==> flow/design.v <==
`timescale 1ns/1ps
module fir(
	input			clk_100k,
	input			rst_n,
	input 	signed [8:0]	samp_in,
	output 	signed [8:0]	fir_out	
);
wire	signed [15:0]	b[0:20];
reg	signed [8:0]	samp[0:20]; 
wire signed [24:0]	mult[0:20];
wire signed [33:0]	sum;
assign b[0] = 16'h0312;
assign b[1] = 16'h03F8;
assign b[2] = 16'h0694;
assign b[3] = 16'h0AAD;
assign b[4] = 16'h0FE6;
assign b[5] = 16'h15BC;
assign b[6] = 16'h1B9F;
assign b[7] = 16'h20F9;
assign b[8] = 16'h2539;
assign b[9] = 16'h27F6;
assign b[10] = 16'h28E9;
assign b[11] = 16'h27F6;
assign b[12] = 16'h2539;
assign b[13] = 16'h20F9;
assign b[14] = 16'h1B9F;
assign b[15] = 16'h15BC;
assign b[16] = 16'h0FE6;
assign b[17] = 16'h0AAD;
assign b[18] = 16'h0694;
assign b[19] = 16'h03F8;
assign b[20] = 16'h0312;
integer i;
always @(posedge clk_100k or negedge rst_n) begin
	if(!rst_n) begin
		for(i=20;i>=0;i=i-1)begin
			samp[i] <= 0;
		end
	end
	else begin  
		for(i=20;i>0;i=i-1)begin
			samp[i] <= samp[i-1];
		end
		samp[0] <= samp_in;
	end
end
genvar j;
for(j=0;j<=20;j=j+1)begin
	assign mult[j] = $signed(samp[j])*$signed(b[j]);
end
assign sum = mult[0]+mult[1]+mult[2]+mult[3]+mult[4]+mult[5]+mult[6]+mult[7]+mult[8]+mult[9]+mult[10]+mult[11]+mult[12]+mult[13]+mult[14]+mult[15]+mult[16]+mult[17]+mult[18]+mult[19]+mult[20];
assign fir_out = sum[24:16];
endmodule
Settings: LEC_CHECK=0, CAP_MARGIN=30, CORE_MARGIN=2, CORE_UTILIZATION=21, GPL_TIMING_DRIVEN=0, MIN_ROUTING_LAYER=met2, SETUP_SLACK_MARGIN=2.64, SLEW_MARGIN=20; clock period 16.0 ns.
run.sh (not shown) runs the stock make flow with config.mk's settings and CLKGATE_MAP_FILE=.
The first run produced a layout that fails on negative setup slack.
==> next run, changes <==
- ABC_AREA: not set -> 1
- CAP_MARGIN: 30 -> 0
- CORE_MARGIN: 2 -> 5
- CORE_UTILIZATION: 21 -> 65
- CTS_CLUSTER_DIAMETER: not set -> 207
- CTS_CLUSTER_SIZE: not set -> 99
- GPL_TIMING_DRIVEN: 0 -> not set
- HOLD_SLACK_MARGIN: not set -> 0.24
- MIN_ROUTING_LAYER: met2 -> not set
- PLACE_DENSITY: not set -> 0.6
- SETUP_SLACK_MARGIN: 2.64 -> -0.5
After rerunning: The changed run reached the layout checks and failed them: negative setup slack; wire length is lower by roughly a tenth; area after synthesis is higher slightly; via count is lower by a quarter to a third; utilization is higher by 44 points; cell area is lower by a few percent; worst setup slack improves by 0.20 ns; hold slack degrades by 0.040 ns; global-route usage is higher by 14 points; critical path depth is higher by 2; clock skew is lower by 0.0068 ns.

========
## job 8832
RTL: the design.v shown in full above, as it stands there.
Settings: LEC_CHECK=0, CAP_MARGIN=20, CELL_PAD_IN_SITES_GLOBAL_PLACEMENT=1, CORE_ASPECT_RATIO=1.47, CORE_MARGIN=2, CORE_UTILIZATION=68, CTS_CLUSTER_DIAMETER=272, CTS_CLUSTER_SIZE=99, GPL_ROUTABILITY_DRIVEN=0, HOLD_SLACK_MARGIN=0.28, MIN_ROUTING_LAYER=met1, PLACE_DENSITY=0.42, SLEW_MARGIN=20, TNS_END_PERCENT=15; clock period 19.7 ns.
--- input diff job 8832..job 9092 ---
Settings: GPL_ROUTABILITY_DRIVEN changed from 0 to 1; PLACE_DENSITY removed (was 0.42); PLACE_DENSITY_LB_ADDON newly set to 0.21; TNS_END_PERCENT changed from 15 to 90; CTS_CLUSTER_DIAMETER changed from 272 to 52; CORE_MARGIN changed from 2 to 8; CORE_UTILIZATION changed from 68 to 72; HOLD_SLACK_MARGIN removed (was 0.28); CTS_CLUSTER_SIZE removed (was 99); MIN_ROUTING_LAYER changed from met1 to met2; CELL_PAD_IN_SITES_DETAIL_PLACEMENT newly set to 2; CELL_PAD_IN_SITES_GLOBAL_PLACEMENT changed from 1 to 2; CORE_ASPECT_RATIO changed from 1.47 to 0.6.
### Flow results
Job 8832: done, clean on timing, DRC and antenna
Job 9092 | ERROR | 3_1_place_gp_skip_io
Summary of job 9092 over job 8832: proportion of synthesized flip-flops having asynchronous set or reset held, placeable core region went down 0.0042 mm², basic-gate share of the synthesized area counting and, or, nand and nor cells held, count of mapped cells out of synthesis held, yosys synthesis chip area held.
Job 9092 vs. job 8832: number of standard-cell rows in the floorplan went down 38%, die outline area went up 3.2%, starting utilization of the core area went up 3.9 points, cell area after synthesis held.
Relative to job 9092, the following input files were edited for job 8509:
Settings: a deleted CELL_PAD_IN_SITES_DETAIL_PLACEMENT that had been 2; a deleted CELL_PAD_IN_SITES_GLOBAL_PLACEMENT that had been 2; a deleted PLACE_DENSITY_LB_ADDON that had been 0.21; a deleted CORE_ASPECT_RATIO that had been 0.6; a deleted TNS_END_PERCENT that had been 90; an added SETUP_SLACK_MARGIN of -0.94; a deleted MIN_ROUTING_LAYER that had been met2; a change of CAP_MARGIN from 20 to 15; a deleted CTS_CLUSTER_DIAMETER that had been 52; a change of CORE_MARGIN from 8 to 2; a deleted GPL_ROUTABILITY_DRIVEN that had been 1; a change of the clock period (ns, I/O delays scaled along) from 19.7 to 13.4.
==> comparison <==
Ran to the end and failed final checks on negative setup slack: job 8509. Min horizontal die dimension across job 8509 and job 9092: job 8509. Job 8509 vs job 9092: total die area down by a little under 10%. Job 8509 ends up with a number of placement rows that is 23 higher than in job 9092.
### job 8509 -> job 8978
Settings: swapping 15 for 20 in CAP_MARGIN; swapping 72 for 40 in CORE_UTILIZATION; clearing SETUP_SLACK_MARGIN, which used to be -0.94; swapping 13.4 for 16.0 in the clock period (ns, I/O delays scaled along).
--- outcome ---
- Compared with job 8509, job 8978 shows a lower final setup violation count.
- Across job 8509 and job 8978, a clean result was obtained everywhere but in job 8509.
- Status job 8509: flow complete, layout not clean - negative setup slack
- The via-per-instance ratio of job 8978 is lower than that of job 8509.
- From job 8509 to job 8978 the numbers moved as follows: required time of the worst setup path rose by 2.08 ns; final critical-path setup slack rose by 1.94 ns; worst slew margin relative to its limit rose by 7.6 points.
- In the reports for job 8978 and job 8509, the smaller area share of buffers outside the clock network belongs to job 8978.
- Area fraction in and, or, nand and nor cells after synthesis: job 8509 vs job 8978 identical
- Topmost layer with routed signal wires: met4 -> job 8978, met5 -> job 8509
- Worst hold margin ends up higher on job 8509.
- The run showing the greater synthesis-to-finish area growth is job 8509.
- Compared with job 8509, job 8978 instantiates a larger number of cells.
- Number of diodes added for antenna fixing (higher): job 8509
Changes in job 4249 relative to job 8978:
Settings: a change of SLEW_MARGIN from 20 to 5; an added GPL_ROUTABILITY_DRIVEN of 0; an added SETUP_SLACK_MARGIN of 1.01; an added MAX_ROUTING_LAYER of met5; an added GPL_TIMING_DRIVEN of 1; an added MIN_ROUTING_LAYER of met2; a change of CORE_MARGIN from 2 to 3; a change of CAP_MARGIN from 20 to 5; an added PLACE_DENSITY_LB_ADDON of 0.17; a change of CORE_UTILIZATION from 40 to 29.
## What came out
Job 4249 ended up with a higher vias per cell than job 8978 did. Between job 4249 and job 8978, it is job 4249 whose total wire length after detailed routing is higher, by 26%. Comparing job 8978 against job 4249, there is no change at all in number of flip-flops and latches. The lower global-route met3 utilization of job 8978 and job 4249 is in job 8978. Top routing layer in use = met4: job 8978; top routing layer in use = met5: job 4249.
